==> run a <==
==> flow/design.v <==
`timescale 1ns / 1ps
module calculator(rst, clk, en, kernel_weights, in_pix, ack, out_pix, done, write);
	input rst, clk, en, ack;
	input signed [15:0]kernel_weights, in_pix;
	output reg done;
	output reg signed [31:0]out_pix;
	reg signed [31:0]temp;
	reg [4:0]counter;
	output write;
	parameter kernel_size = 3;
	assign write = (counter == (kernel_size*kernel_size)+1);
	always @ (posedge clk) begin
		done <= 0;
		if (rst || en == 0) begin
			counter <= 0;
			temp <= 0;
		end
		else begin
			if (counter < (kernel_size*kernel_size)+2)
				counter <= counter + 1;
			if (counter >= 1 && counter <= (kernel_size*kernel_size))
				temp <= temp + (kernel_weights * in_pix);
			if (counter == (kernel_size*kernel_size)+1) begin
				out_pix <= temp;
				done <= 1;
			end
		end
	end
endmodule
`timescale 1ns / 1ps
module ctrl(clk, en, write, result_addr, base_addrA, base_addrB, addrA, addrB);
	input clk, en, write;
	output reg [13:0]addrA;
	output reg [13:0]addrB;
	input [13:0]base_addrA;
	input [13:0]result_addr;
	input [13:0]base_addrB;
	parameter img_width = 48, kernel_size = 3;
	reg [4:0]count;
	reg [2:0]i;
	always @ (posedge clk)begin
		if(en)begin
			addrA <= addrA + 1;
			addrB <= addrB + 1;
			count <= count + 1;
			if (count >= kernel_size-1) begin
				i <= i+1;
				addrA <= base_addrA + (i+1)*img_width;
				count <= 0;
			end
			if (write)begin
				addrA <= result_addr;
			end
		end
		else begin
			addrA <= base_addrA;
			addrB <= base_addrB;
			count <= 0;
			i <= 0;
		end
	end
endmodule
`timescale 1ns / 1ps
module pixelpointprocessor(rst, en, clk, ack, result_addr, base_addrA, base_addrB, in_pix, kernel_weight, done, addrA, addrB, out_pix);
	input rst, en;
	input clk, ack;
	input [13:0]base_addrA;
	input [13:0]base_addrB;
	input [13:0]result_addr;
	parameter img_width = 48, kernel_size = 3;
	output [13:0] addrA;
	output [13:0] addrB;
	output signed [31:0] out_pix;
	output done;
	wire write;
	input signed [15:0]in_pix, kernel_weight;
	ctrl #(img_width, kernel_size) C1(clk, en, write, result_addr, base_addrA, base_addrB, addrA, addrB);
	calculator #(kernel_size) calc1(rst, clk, en, kernel_weight, in_pix, ack, out_pix, done, write);
endmodule
`timescale 1ns / 1ps
module ctrl_conv2D(rst, en_conv2d, clk, done, base_result_addr, pix_base_addr, kernel_base_addr, pix_addr, kernel_addr, en, ack, result_addr, completed);
	input rst, en_conv2d, clk, done;
	input [13:0]kernel_base_addr;
	input [13:0]pix_base_addr, base_result_addr;
	output reg [13:0]result_addr;
	output reg [13:0]pix_addr;
	output reg [13:0]kernel_addr;
	parameter img_width = 48, kernel_size = 3;
	localparam out_width = img_width - kernel_size + 1;
	output reg en, completed;
	reg busy;
	reg [6:0]col;
	reg [6:0]row;
	output reg ack;
	always @ (posedge clk)begin
		ack <= 0;
		completed <= 0;
		if (rst) begin
			busy <= 0;
			en <= 0;
			pix_addr <= 0;
			kernel_addr <= 0;
			result_addr <= 0;
		end
		else if (!busy) begin
			if (en_conv2d) begin
				busy <= 1;
				pix_addr <= pix_base_addr;
				kernel_addr <= kernel_base_addr;
				result_addr <= base_result_addr;
				col <= 0;
				row <= 0;
			end
		end
		else if (done) begin
			ack <= 1;
			en <= 0;
			result_addr <= result_addr + 1;
			if (col < out_width-1) begin
				col <= col + 1;
				pix_addr <= pix_addr + 1;
			end
			else begin
				col <= 0;
				row <= row + 1;
				pix_addr <= pix_addr + kernel_size;
			end
			if (col == out_width-1 && row == out_width-1) begin
				busy <= 0;
				completed <= 1;
			end
		end
		else if (!en) begin
			en <= 1;
		end
	end
endmodule
`timescale 1ns / 1ps
module Convolution2D(clk, rst, en_conv2d, base_result_addr, pix_base_addr, kernel_base_addr,
							in_pix, completed, pix_done, addrA, addrB, out_pix, kernel_weight
							);
	input signed[15:0]in_pix, kernel_weight;
	input clk, rst, en_conv2d;
	input [13:0]kernel_base_addr;
	input [13:0]pix_base_addr;
	input [13:0]base_result_addr;
	parameter img_width = 48, kernel_size = 3;
	output completed, pix_done;
	output signed[31:0] out_pix;
	output [13:0]addrA, addrB;
	wire en, ack;
	wire [13:0]pix_addr;
	wire [13:0]kernel_addr;
	wire [13:0]result_addr;
	ctrl_conv2D #(img_width, kernel_size) C2(rst, en_conv2d, clk, pix_done, base_result_addr, pix_base_addr, kernel_base_addr, pix_addr, kernel_addr, en, ack, result_addr, completed);	
	pixelpointprocessor #(img_width, kernel_size) P1(rst, en, clk, ack, result_addr, pix_addr, kernel_addr, in_pix, kernel_weight, pix_done, addrA, addrB, out_pix);
endmodule
==> flow/run.sh <==
#!/bin/bash
# the make line also repeats each setting of config.mk as NAME=value (left out here)
make -C /OpenROAD-flow-scripts/flow DESIGN_CONFIG=/design/flow/config.mk WORK_HOME=/design/flow/orfs CLKGATE_MAP_FILE= finish
==> flow/config.mk <==
export PLATFORM = sky130hd
export DESIGN_NAME = Convolution2D
export DESIGN_NICKNAME = Convolution2D
export VERILOG_FILES = /design/flow/design.v
export SDC_FILE = /design/flow/constraint.sdc
export NUM_CORES = 4
export LEC_CHECK = 0
export CAP_MARGIN = 20
export CELL_PAD_IN_SITES_GLOBAL_PLACEMENT = 0
export CORE_ASPECT_RATIO = 0.5
export CORE_MARGIN = 7
export CORE_UTILIZATION = 66
export CTS_CLUSTER_DIAMETER = 154
export CTS_CLUSTER_SIZE = 100
export HOLD_SLACK_MARGIN = 0.26
export SETUP_SLACK_MARGIN = -0.98
export SLEW_MARGIN = 20
export TNS_END_PERCENT = 20
==> flow/constraint.sdc <==
create_clock -name core_clock -period 10.0 [get_ports {clk}]
set_input_delay 2.0000 -clock core_clock [delete_from_list [all_inputs] [get_ports {clk}]]
set_output_delay 2.0000 -clock core_clock [all_outputs]
set_load 0.01 [all_outputs]
==> run b: changes against run a <==
CELL_PAD_IN_SITES_GLOBAL_PLACEMENT = 2   (was 0)
CORE_ASPECT_RATIO = default   (was 0.5)
CORE_MARGIN = 2   (was 7)
CORE_UTILIZATION = 40   (was 66)
CTS_CLUSTER_DIAMETER = 384   (was 154)
CTS_CLUSTER_SIZE = 32   (was 100)
HOLD_SLACK_MARGIN = -0.08   (was 0.26)
SETUP_SLACK_MARGIN = default   (was -0.98)
TNS_END_PERCENT = default   (was 20)
==> impl_metrics.yaml <==
# yosys + openroad results
layout:
  nonClkBufAreaFrac_pct: 7.44
  area_delta_synth_final_pct: 12.4
  comb_area_share_pct: 63.0
status:
  status: "complete, no violations"
final_timing:
  worst_clock_skew_ps: 11.9
detailed_routing:
  initialDrtViolationCount: 925
[end of results for run a]
==> impl_metrics.yaml <==
# yosys + openroad results
status:
  status: "complete, no violations"
clocking:
  cts_tree: "yes"
layout:
  area_delta_synth_final_pct: 14.4
  comb_area_share_pct: 61.9
final_timing:
  worst_clock_skew_ps: 11.2
critical_path:
  cp_top_family: "adder cells"
detailed_routing:
  initialDrtViolationCount: 749
placement:
  place_area_um2: 20200
synthesis:
  ys_sh_simple_pct: 16.2
[end of results for run b]

========
==> try-juniper: inputs <==
Starts from the design.v that is shown in full above.
export LEC_CHECK = 0
export ABC_AREA = 1
export CAP_MARGIN = 20
export CORE_MARGIN = 2
export CORE_UTILIZATION = 72
export CTS_CLUSTER_DIAMETER = 376
export SETUP_SLACK_MARGIN = 0.48
export SLEW_MARGIN = 20
create_clock -name core_clock -period 4.14 [get_ports {clk}]
run.sh (not shown) runs the stock make flow with config.mk's settings and CLKGATE_MAP_FILE=.
==> try-harbor (differences from try-juniper) <==
Settings changed: ABC_AREA 1 to unset, CORE_UTILIZATION 72 to 70, CTS_CLUSTER_DIAMETER 376 to unset, CTS_CLUSTER_SIZE set to 37, HOLD_SLACK_MARGIN set to -0.09, SETUP_SLACK_MARGIN 0.48 to 1.73.
==> flow/constraint.sdc (replaced) <==
create_clock -name core_clock -period 6.54 [get_ports {clk}]
set_input_delay 1.3080 -clock core_clock [delete_from_list [all_inputs] [get_ports {clk}]]
set_output_delay 1.3080 -clock core_clock [all_outputs]
set_load 0.01 [all_outputs]
==> qor summary <==
item                                                                      try-harbor             try-juniper
Outcome                                                              failed layout checks  stopped before the end
Last stage reached                                                                 -          global routing
Layout check failures                                           negative setup slack                       -
Height of the die                                                             165 um                  169 um
Routability cong.                                                              0.919                   0.995
Average cell area after synthesis                                          9.32 um^2               7.90 um^2
Fraction of the mapped netlist area in compound gates                          9.14%                   7.08%
Placeable Area                                                            25300 um^2              26900 um^2
Unique cell type count in the Yosys netlist                                       70                      54
Worst setup timing slack at the placement stage                              -756 ps                -2500 ps
Sum of net half-perimeters after detailed placement                         38100 um                49800 um
And+or+nand+nor area frac                                                      16.2%                   19.9%
Std-Cell Rows                                                                     58                      60
Count of cells resized by post-cts repair                                        280                     414
Netlist Area Pre-Place                                                    18200 um^2              19600 um^2
Chip area from the yosys synthesis statistics                             18200 um^2              19600 um^2
Horizontal die size                                                           165 um                  169 um
Effective utilization at floorplan                                             71.7%                   73.0%
Area share of the leading cell type in the synthesized netlist                 32.5%                   30.1%

========
==> v13: inputs <==
RTL: the design.v shown in full above, as it stands there.
clock: 8.59 ns
lec_check: 0
cap_margin: 20
core_margin: 2
core_utilization: 40
slew_margin: 20
==> inputs of v21, as changes to v13 <==
--- a/flow/config.mk
+++ b/flow/config.mk
@@ -7,5 +7,9 @@
 export LEC_CHECK = 0
 export CAP_MARGIN = 20
+export CELL_PAD_IN_SITES_GLOBAL_PLACEMENT = 0
 export CORE_MARGIN = 2
 export CORE_UTILIZATION = 40
+export CTS_CLUSTER_DIAMETER = 154
+export CTS_CLUSTER_SIZE = 100
+export HOLD_SLACK_MARGIN = -0.08
 export SLEW_MARGIN = 20
==> flow/constraint.sdc (replaced) <==
create_clock -name core_clock -period 10.0 [get_ports {clk}]
set_input_delay 2.0000 -clock core_clock [delete_from_list [all_inputs] [get_ports {clk}]]
set_output_delay 2.0000 -clock core_clock [all_outputs]
set_load 0.01 [all_outputs]
==> inputs of v37, as changes to v13 <==
--- a/flow/config.mk
+++ b/flow/config.mk
@@ -8,4 +8,6 @@
 export CAP_MARGIN = 20
 export CORE_MARGIN = 2
-export CORE_UTILIZATION = 40
+export CORE_UTILIZATION = 70
+export CTS_CLUSTER_DIAMETER = 207
+export SETUP_SLACK_MARGIN = -0.53
 export SLEW_MARGIN = 20
==> flow/constraint.sdc (replaced) <==
create_clock -name core_clock -period 6.9 [get_ports {clk}]
set_input_delay 1.3800 -clock core_clock [delete_from_list [all_inputs] [get_ports {clk}]]
set_output_delay 1.3800 -clock core_clock [all_outputs]
set_load 0.01 [all_outputs]
==> inputs of v30, as changes to v13 <==
--- a/flow/config.mk
+++ b/flow/config.mk
@@ -8,4 +8,6 @@
 export CAP_MARGIN = 20
 export CORE_MARGIN = 2
-export CORE_UTILIZATION = 40
+export CORE_UTILIZATION = 70
+export CTS_CLUSTER_DIAMETER = 72
+export CTS_CLUSTER_SIZE = 48
 export SLEW_MARGIN = 20
==> flow/constraint.sdc (replaced) <==
create_clock -name core_clock -period 6.0 [get_ports {clk}]
set_input_delay 1.2000 -clock core_clock [delete_from_list [all_inputs] [get_ports {clk}]]
set_output_delay 1.2000 -clock core_clock [all_outputs]
set_load 0.01 [all_outputs]
==> flow_summary.ini <==
; synthesis and place-and-route metrics
[timing]
setup-violations-final = 14
finalWorstSetupSlack_ps = -268
whs_ps = 451

[run_status]
check-failures = setup timing
status = complete, but fails checks

[final_layout]
finish.instance_area_um2 = 21400
# the run above: v37

==> flow_summary.ini <==
; synthesis and place-and-route metrics
[run_status]
status = complete, but fails checks
check-failures = setup timing

[timing]
setup-violations-final = 22
finalWorstSetupSlack_ps = -852
whs_ps = 457

[floorplanning]
design.core.area_um2 = 25300

[critical_path]
endpoint = P1.calc1.temp[18]
# the run above: v30

==> flow_summary.ini <==
; synthesis and place-and-route metrics
[run_status]
status = timing/DRC/antenna clean

[floorplanning]
die.size.x_um = 217

[critical_path]
critical_path.cell_chain = clkdlybuf4s50_1, and2_1, fa_2, inv_1, fa_1, inv_1, fa_1, fa_1, fa_1, inv_1, fa_1, inv_1, ha_1, and3_2, and3_1, a311oi_1, o211ai_2, a311oi_2, xnor2_1, a21oi_1
worst-path-buf-inv = 5

[timing]
finalWorstSetupSlack_ps = 1510
whs_ps = 456

[final_layout]
largest_cell_class = multi-input combinational cells
finish.instance_area_um2 = 20700

[routing]
highest_layer = met4

[clocking]
tritoncts = built
# the run above: v21

==> flow_summary.ini <==
; synthesis and place-and-route metrics
[timing]
setup-violations-final = 0
whs_ps = 457

[clocking]
cts_post_setup_buffers_inserted = 0
buffer_levels_on_the_longest_clock_path = 2

[final_layout]
layout.non_clock_buffers = 182

[critical_path]
critPathCaptureType = flip-flop

[grt]
grt_use_met2_pct = 33.7

[run_status]
status = timing/DRC/antenna clean
# the run above: v13

